// SUBWAY
module SUBWAY(
    clk,
    rst_n,
    in_valid,
    init,
    in0,
    in1,
    in2,
    in3,
    out_valid,
    out
);
input clk, rst_n;
input in_valid;
input [1:0] init;
input [1:0] in0, in1, in2, in3; 
output reg       out_valid;
output reg [1:0] out;
parameter s_idle = 2'd0;
parameter s_input = 2'd1;
parameter s_cul = 2'd2;
parameter s_output = 2'd3;
genvar NN;
genvar MM;
integer i;
integer j;
parameter IDX = 9;
reg [1:0]current_state;
reg [1:0]next_state;
reg [1:0]init_pos;
reg [5:0]cnt;
reg [1:0]is_road;
reg [1:0] reg_dif;
reg [1:0]move;
wire UorD;
reg reg_UorD;
wire [1:0]dif1;
wire [1:0]dif2;
wire [1:0]dif;
reg [1:0] next_dif;
reg [1:0]next_pos;
reg [1:0]cur_pos;
reg [1:0] next_step[2:0];
wire [1:0]in_wire[3:0];
reg [1:0]in_a[IDX:0];
reg [1:0]in_b[IDX:0];
reg [1:0]in_c[IDX:0];
reg [1:0]in_d[IDX:0];
reg [1:0]out_pipe[54:0];
reg [1:0]road;
always@(posedge clk or negedge rst_n)begin
	if(!rst_n)
        current_state <= s_idle;
    else
        current_state <= next_state;
end
always@(*)begin
	case(current_state)
		s_idle: if(in_valid) next_state = s_input;
				else next_state = s_idle;
		s_input:if (cnt == 6'd7) next_state = s_cul;
				else next_state = s_input;
		s_cul:	if (cnt == 6'd62) next_state = s_output;
				else next_state = s_cul;				
		s_output: if (cnt == 6'd63) next_state = s_idle;
				else next_state = s_output;
		default: next_state = current_state;
	endcase 
end
always @(posedge clk or negedge rst_n) begin
    if(!rst_n)begin
		init_pos <= 2'd0;
    end   
    else
		case(current_state)
			s_idle: if(in_valid)begin
				init_pos <= init;
			end
			default: init_pos <= init_pos;
		endcase
end
always@(posedge clk or negedge rst_n)begin
	if(!rst_n)
        cnt <= 6'b0;
    else
		case(current_state)
			s_idle: cnt <= 6'd0;
			s_input: cnt <= cnt+6'd1;
  ...
export LEC_CHECK = 0
export ABC_AREA = 1
export CAP_MARGIN = 30
export CELL_PAD_IN_SITES_DETAIL_PLACEMENT = 2
export CORE_ASPECT_RATIO = 0.68
export CORE_MARGIN = 2
export CORE_UTILIZATION = 40
export CTS_CLUSTER_DIAMETER = 53
export GPL_ROUTABILITY_DRIVEN = 1
export GPL_TIMING_DRIVEN = 0
export HOLD_SLACK_MARGIN = 0.26
export MAX_ROUTING_LAYER = met5
export PLACE_DENSITY_LB_ADDON = 0.18
export SLEW_MARGIN = 20
export TNS_END_PERCENT = 65
create_clock -name core_clock -period 2.5 [get_ports {clk}]
run.sh (not shown) runs the stock make flow with config.mk's settings and CLKGATE_MAP_FILE=.
The first run completed and failed the layout checks on negative setup slack.
Edit:
ABC_AREA = default   (was 1)
CAP_MARGIN = 20   (was 30)
CELL_PAD_IN_SITES_DETAIL_PLACEMENT = default   (was 2)
CORE_ASPECT_RATIO = default   (was 0.68)
CTS_CLUSTER_DIAMETER = default   (was 53)
GPL_ROUTABILITY_DRIVEN = default   (was 1)
GPL_TIMING_DRIVEN = default   (was 0)
HOLD_SLACK_MARGIN = default   (was 0.26)
MAX_ROUTING_LAYER = default   (was met5)
PLACE_DENSITY_LB_ADDON = default   (was 0.18)
TNS_END_PERCENT = default   (was 65)
What happened: This time the run finished clean; worst setup slack is better by 320 ps; total power is lower by 9.4%; routed wire length is lower by about 55%; final area is lower by 3.8%.
Edit:
CELL_PAD_IN_SITES_DETAIL_PLACEMENT = 1   (was default)
CORE_ASPECT_RATIO = 0.5   (was default)
CTS_CLUSTER_DIAMETER = 239   (was default)
CTS_CLUSTER_SIZE = 98   (was default)
PLACE_DENSITY_LB_ADDON = 0.01   (was default)
SETUP_SLACK_MARGIN = 0.15   (was default)
TNS_END_PERCENT = 10   (was default)
The new run finished with timing, DRC and antenna clean. Count of clock-buffer cells in the layout stays the same. Fmax climbs by a few percent. Wire length goes up by roughly a tenth. Power falls slightly. Core utilization barely changes.
Edit:
CELL_PAD_IN_SITES_DETAIL_PLACEMENT = default   (was 1)
CORE_ASPECT_RATIO = default   (was 0.5)
SETUP_SLACK_MARGIN = default   (was 0.15)
Outcome: The changed run finished clean. Power grows by 0.43%. Routed wire length shrinks by 8.1%. Clock-buffer cell count grows by 2. Sequential power hardly moves. Synthesized area is unchanged. Cell area barely changes. Hold slack is worse by 5.9 ps. Clock skew is about the same. Critical path depth stays the same.


SUBWAY again, from the RTL that the note above started with.
Settings: LEC_CHECK=0, CAP_MARGIN=20, CELL_PAD_IN_SITES_DETAIL_PLACEMENT=1, CORE_ASPECT_RATIO=0.5, CORE_MARGIN=2, CORE_UTILIZATION=44, CTS_CLUSTER_DIAMETER=239, CTS_CLUSTER_SIZE=98, PLACE_DENSITY_LB_ADDON=0.01, SETUP_SLACK_MARGIN=-0.25, SLEW_MARGIN=20, TNS_END_PERCENT=95; clock period 2.5 ns.
==> next run, changes <==
CELL_PAD_IN_SITES_DETAIL_PLACEMENT = unset   (was 1)
CORE_ASPECT_RATIO = unset   (was 0.5)
CORE_UTILIZATION = 61   (was 44)
CTS_CLUSTER_DIAMETER = unset   (was 239)
CTS_CLUSTER_SIZE = unset   (was 98)
PLACE_DENSITY_LB_ADDON = unset   (was 0.01)
SETUP_SLACK_MARGIN = unset   (was -0.25)
TNS_END_PERCENT = unset   (was 95)
clock period = 2.15 ns   (was 2.5 ns; I/O delays follow)
Outcome: Now the flow produced a layout that fails on setup timing; synthesized area does not change; die area is lower by 27%; critical path depth is lower by 1; global-route usage is higher by 4.5 points; flip-flop count stays the same; power is higher by 23%; core utilization is higher by 20 points.
==> next run, changes <==
CORE_MARGIN = 4   (was 2)
CORE_UTILIZATION = 40   (was 61)
clock period = 2.6 ns   (was 2.15 ns; I/O delays follow)
=> Now the flow passed the timing, design-rule and antenna checks. Total power decreases by a quarter to a third. Sequential share of layout area grows by 1.5 points. Sequential cell count stays the same. Clock-buffer cell count rose by 2. Final area is lower by a few percent. Hold slack degrades by 390 ps. Setup slack improved by 370 ps. Global-route usage decreases by 7.8 points. Utilization shrinks by 26 points. Area after synthesis is unchanged.


== amber ==
SUBWAY again, from the RTL that the note above started with.
clock: 1.03 ns
lec_check: 0
abc_area: 1
cap_margin: 20
core_margin: 2
core_utilization: 72
cts_cluster_diameter: 371
cts_cluster_size: 96
hold_slack_margin: -0.09
place_density: 0.39
slew_margin: 20
tns_end_percent: 5
The flow completed for amber, but it is not clean: the layout still shows setup timing.
Inputs modified between amber and raven:
# amber
export LEC_CHECK = 0
export ABC_AREA = 1
export CAP_MARGIN = 20
export CORE_MARGIN = 2
export CORE_UTILIZATION = 72
export CTS_CLUSTER_DIAMETER = 371
export CTS_CLUSTER_SIZE = 96
export HOLD_SLACK_MARGIN = -0.09
export PLACE_DENSITY = 0.39
export SLEW_MARGIN = 20
export TNS_END_PERCENT = 5
create_clock -name core_clock -period 1.03 [get_ports {clk}]
# raven
export LEC_CHECK = 0
export ABC_AREA = 1
export CAP_MARGIN = 20
export CORE_MARGIN = 2
export CORE_UTILIZATION = 62
export SLEW_MARGIN = 20
create_clock -name core_clock -period 1.36 [get_ports {clk}]
--- outcome ---
raven finished all stages; however, its layout fails the closing checks, the failures being setup timing. raven vs amber, met3 demand-to-capacity share in global routing went down by 2.1 points. Measured against raven, the total net switching power of amber comes out at 1.7 times the reference value. Taking amber as 1.0, raven lands at 0.58 on wire length after detailed routing. Diff amber -> raven: combined area of all synthesized cells shows no meaningful change; final instance area fell by 3.8%. Diff amber -> raven: via count -18%, setup slack increased 0.52 ns, clock insertion delay at the later pin of the skew report lost 0.13 ns. raven packs its core looser than amber. Re initial antenna violation count: no difference whatsoever between raven and amber. On maximum clock skew at final layout, raven and amber are basically level.
#### Input delta (tundra over raven)
# raven
export LEC_CHECK = 0
export ABC_AREA = 1
export CAP_MARGIN = 20
export CORE_MARGIN = 2
export CORE_UTILIZATION = 62
export SLEW_MARGIN = 20
create_clock -name core_clock -period 1.36 [get_ports {clk}]
# tundra
export LEC_CHECK = 0
export ABC_AREA = 1
export CAP_MARGIN = 20
export CORE_MARGIN = 2
export CORE_UTILIZATION = 68
export CTS_CLUSTER_SIZE = 96
export SLEW_MARGIN = 20
create_clock -name core_clock -period 1.03 [get_ports {clk}]
==> results <==
- tundra never completed; the flow aborted with a tool error in clock tree synthesis (4_1_cts).
- Changes observed in tundra relative to raven: die span in x lower; final weighted congestion of routability-driven global placement higher; total cells reported by yosys after synthesis saw little to no change; worst-case setup slack after placement dropped 0.33 ns.
- Taking tundra as 1.0, raven lands at 0.949 on placed wire-length estimate.
- From raven to tundra the numbers moved as follows: placement row count fell by 5.1%; cell count after synthesis held.
- Across both runs, instance area after placement was higher for tundra than for raven.
- Going from raven to tundra, the die area was shrunk.
- NOTE die span in y raven->tundra decreased by a few percent
- Relative to raven, the effective utilization at floorplan of tundra is higher by 6.7 points.


Starting RTL as in the previous note.
clock: 1.29 ns
lec_check: 0
cap_margin: 20
core_margin: 2
core_utilization: 68
cts_cluster_diameter: 199
cts_cluster_size: 25
slew_margin: 20
The starting point ran to the end with violations: negative setup slack.
Next try:
- ABC_AREA: default -> 1
- CAP_MARGIN: 20 -> 35
- CORE_ASPECT_RATIO: default -> 0.91
- CORE_UTILIZATION: 68 -> 72
- CTS_CLUSTER_DIAMETER: 199 -> 51
- CTS_CLUSTER_SIZE: 25 -> 32
- HOLD_SLACK_MARGIN: default -> -0.01
- MAX_ROUTING_LAYER: default -> met5
- PLACE_DENSITY: default -> 0.4
- SETUP_SLACK_MARGIN: default -> -0.03
- TNS_END_PERCENT: default -> 50
Effect: The new run finished but fails on negative setup slack. Final area went down by 1.1%. Via count came out higher by 30%. Sequential share of layout area came out higher by 0.54 points. Register-to-register slack is better by 0.02 ns. Fmax came out higher by 0.96%. Clock skew came out higher by 0.0061 ns. Area after synthesis rises by 3.0%. Die size fell by 2.7%. Synthesized cell count rose by 49%.


Setup of JK:
Starting RTL as in the previous note.
Settings: LEC_CHECK=0, ABC_AREA=1, CAP_MARGIN=20, CORE_MARGIN=5, CORE_UTILIZATION=40, GPL_ROUTABILITY_DRIVEN=1, GPL_TIMING_DRIVEN=0, MAX_ROUTING_LAYER=met4, SLEW_MARGIN=20, TNS_END_PERCENT=75; clock period 2.6 ns.
JK completed every stage of the flow, and the final layout passed the timing, design-rule and antenna checks.
Modified inputs, MS compared to JK
Settings: clearing ABC_AREA, which used to be 1; clearing GPL_ROUTABILITY_DRIVEN, which used to be 1; clearing TNS_END_PERCENT, which used to be 75; swapping 5 for 2 in CORE_MARGIN; clearing MAX_ROUTING_LAYER, which used to be met4; clearing GPL_TIMING_DRIVEN, which used to be 0; swapping 40 for 68 in CORE_UTILIZATION; swapping 2.6 for 1.29 in the clock period (ns, I/O delays scaled along).
## What came out
FAIL: MS; every other run in MS and JK is clean
Ran to the end and failed final checks on negative setup slack: MS.
In the reports for MS and JK, the smaller routed wirelength normalized by instance count belongs to JK.
MS: post-route minimum period 0.053 ns above JK
In MS the share of the clock period used by the worst path after layout turned out 94 points higher than in JK.
### MS -> AL
Settings: putting CORE_ASPECT_RATIO at 0.93 where nothing was set; swapping 20 for 5 in SLEW_MARGIN; putting GPL_ROUTABILITY_DRIVEN at 1 where nothing was set; putting PLACE_DENSITY_LB_ADDON at 0.19 where nothing was set; swapping 2 for 5 in CORE_MARGIN; putting GPL_TIMING_DRIVEN at 1 where nothing was set; putting ABC_AREA at 1 where nothing was set; putting TNS_END_PERCENT at 60 where nothing was set; putting CELL_PAD_IN_SITES_GLOBAL_PLACEMENT at 1 where nothing was set; swapping 68 for 40 in CORE_UTILIZATION; putting MAX_ROUTING_LAYER at met4 where nothing was set.
Results
AL finished all stages; layout check result: FAIL, due to negative setup slack.
Of AL and MS, MS shows the higher share of the yosys chip area belonging to registers, with AL below it.
Area after synthesis | AL above MS
The global-route usage reported for AL is smaller than that of MS by 14 points.
When the final numbers for AL and MS were put side by side, the maximum single-stage delay on the critical path turned out to be greater in MS.
Total count of hold-check failures in the final report: AL vs MS identical
AL supports a higher top clock frequency than MS.
Changes in TR relative to AL:
Settings: MAX_ROUTING_LAYER now met5, was met4; GPL_TIMING_DRIVEN no longer set, was 1; CELL_PAD_IN_SITES_GLOBAL_PLACEMENT no longer set, was 1; SETUP_SLACK_MARGIN now -0.03, previously not set; SLEW_MARGIN now 20, was 5; CTS_CLUSTER_SIZE now 40, previously not set; PLACE_DENSITY_LB_ADDON no longer set, was 0.19; CTS_CLUSTER_DIAMETER now 375, previously not set; TNS_END_PERCENT now 50, was 60; PLACE_DENSITY now 0.35, previously not set; CORE_MARGIN now 2, was 5; CAP_MARGIN now 35, was 20; GPL_ROUTABILITY_DRIVEN no longer set, was 1; CORE_UTILIZATION now 71, was 40; CORE_ASPECT_RATIO now 0.91, was 0.93; HOLD_SLACK_MARGIN now 0.29, previously not set.
Findings:
The log for TR ends in 5_1_grt with error DPL-0033, so the run never completed. Changes observed in TR relative to AL: number of placed instances, taps included lower, area of the synthesized netlist per yosys stat roughly the same, core box area lower, post-cts repair resize count lower. Sum of net half-perimeters after detailed placement, TR and AL: higher on TR. Site row count of TR falls short of that of AL by more than a quarter. AL → TR: port buffer count saw little to no change; die size moved down.
--- input diff TR..PW ---
Settings: PLACE_DENSITY_LB_ADDON newly set to 0.1; CORE_UTILIZATION changed from 71 to 21; HOLD_SLACK_MARGIN changed from 0.29 to 0.14; CTS_CLUSTER_SIZE removed (was 40); CTS_CLUSTER_DIAMETER changed from 375 to 51; PLACE_DENSITY removed (was 0.35); the clock period (ns, I/O delays scaled along) changed from 1.29 to 1.78.
### Flow results
- In PW the implementation ran to completion but is not tape-out ready, as the final checks report negative setup slack.
- Going from TR to PW, post-placement cell area moved up; synthesized cell count level; horizontal die dimension moved up.


SUBWAY again, from the RTL that the note above started with.
Settings: LEC_CHECK=0, CAP_MARGIN=20, CORE_MARGIN=2, CORE_UTILIZATION=65, CTS_CLUSTER_DIAMETER=225, CTS_CLUSTER_SIZE=73, SLEW_MARGIN=20, TNS_END_PERCENT=5; clock period 1.96 ns.
The baseline finished but failed the layout checks on negative setup slack.
Rerun with:
Settings changed: CORE_UTILIZATION 65 to 40, CTS_CLUSTER_DIAMETER 225 to not set, CTS_CLUSTER_SIZE 73 to not set, SETUP_SLACK_MARGIN set to 0.65, TNS_END_PERCENT 5 to not set.
Clock period 1.96 ns to 2.32 ns, I/O delays scaled along.
Effect: With this change the flow passed the timing, design-rule and antenna checks. Non-clock buffer count is lower by 4. Power is lower by 13%. First-iteration DRC count is lower by 21%. Worst setup slack improved by 360 ps. Final cell count is higher by 13%. Synthesized cell count does not change. Routed wire length is lower by 2.5%. Worst hold slack improved by 110 ps. Sequential share of layout area is lower by 1.1 points. Die size is higher by 60%. Cell area is higher by 1.8%.
Rerun with:
Settings changed: CORE_UTILIZATION 40 to 72, CTS_CLUSTER_SIZE set to 25, SETUP_SLACK_MARGIN 0.65 to not set.
Clock period 2.32 ns to 2.27 ns, I/O delays scaled along.
What happened: The changed run finished but failed the layout checks on negative setup slack. Final area is lower by 0.62%. Routed wire length went up by 32%. Die area is lower by 43%. Sequential power came out higher by about 4%. Non-clock buffer count goes up by 6.


SUBWAY again, from the RTL that the note above started with.
==> flow/config.mk <==
export PLATFORM = sky130hd
export DESIGN_NAME = SUBWAY
export DESIGN_NICKNAME = SUBWAY
export VERILOG_FILES = /design/flow/design.v
export SDC_FILE = /design/flow/constraint.sdc
export NUM_CORES = 4
export LEC_CHECK = 0
export ABC_AREA = 1
export CAP_MARGIN = 20
export CORE_MARGIN = 2
export CORE_UTILIZATION = 71
export CTS_CLUSTER_DIAMETER = 360
export SETUP_SLACK_MARGIN = 0.4
export SLEW_MARGIN = 20
==> flow/constraint.sdc <==
create_clock -name core_clock -period 1.73 [get_ports {clk}]
set_input_delay 0.3460 -clock core_clock [delete_from_list [all_inputs] [get_ports {clk}]]
set_output_delay 0.3460 -clock core_clock [all_outputs]
set_load 0.01 [all_outputs]
The first run died in 4_1_cts on DPL-0033.
Change:
- ABC_AREA: 1 -> unset
- CORE_UTILIZATION: 71 -> 40
- CTS_CLUSTER_DIAMETER: 360 -> unset
- SETUP_SLACK_MARGIN: 0.4 -> unset
- clock period: 1.73 -> 2.32 ns (I/O delays scaled with it)
=> With this change the flow went through all stages and came out clean. Area after synthesis goes down by 2.9%. Die size goes up by 69%. Synthesized cell count goes down by 33%.
Change:
- CORE_ASPECT_RATIO: unset -> 1.28
- GPL_ROUTABILITY_DRIVEN: unset -> 0
- HOLD_SLACK_MARGIN: unset -> -0.04
- clock period: 2.32 -> 2.5 ns (I/O delays scaled with it)
The new run produced a clean layout.
Sequential share of layout area went up by 0.91 points.
Count of clock-buffer cells in the layout is higher by 1.
Power came out lower by 8.0%.
Core utilization drops by 0.51 points.
Cell area went down by 1.5%.
Fmax decreases by 2.3%.
Change:
- ABC_AREA: unset -> 1
- CORE_ASPECT_RATIO: 1.28 -> unset
- CORE_MARGIN: 2 -> 7
- CORE_UTILIZATION: 40 -> 44
- CTS_CLUSTER_DIAMETER: unset -> 239
- CTS_CLUSTER_SIZE: unset -> 98
- GPL_ROUTABILITY_DRIVEN: 0 -> unset
- HOLD_SLACK_MARGIN: -0.04 -> unset
- PLACE_DENSITY_LB_ADDON: unset -> 0.01
- TNS_END_PERCENT: unset -> 10
Non-clock buffer count rises by 3.
Area after synthesis goes up by a few percent.
Global-route usage went up by 0.23 points.
Via count grows by a quarter to a third.
Change:
- CELL_PAD_IN_SITES_DETAIL_PLACEMENT: unset -> 2
- CORE_ASPECT_RATIO: unset -> 0.68
- CORE_MARGIN: 7 -> 2
- CORE_UTILIZATION: 44 -> 40
- CTS_CLUSTER_DIAMETER: 239 -> unset
- CTS_CLUSTER_SIZE: 98 -> unset
- GPL_ROUTABILITY_DRIVEN: unset -> 1
- GPL_TIMING_DRIVEN: unset -> 0
- HOLD_SLACK_MARGIN: unset -> 0.26
- MAX_ROUTING_LAYER: unset -> met4
- PLACE_DENSITY_LB_ADDON: 0.01 -> 0.18
- TNS_END_PERCENT: 10 -> 65
Sequential share of layout area is lower by 0.99 points.
Synthesized area stays the same.
Die area fell by a few percent.
Setup slack is worse by 0.066 ns.
Wire length rose by well over a third.
Power is estimated from default activity; no workload was simulated.
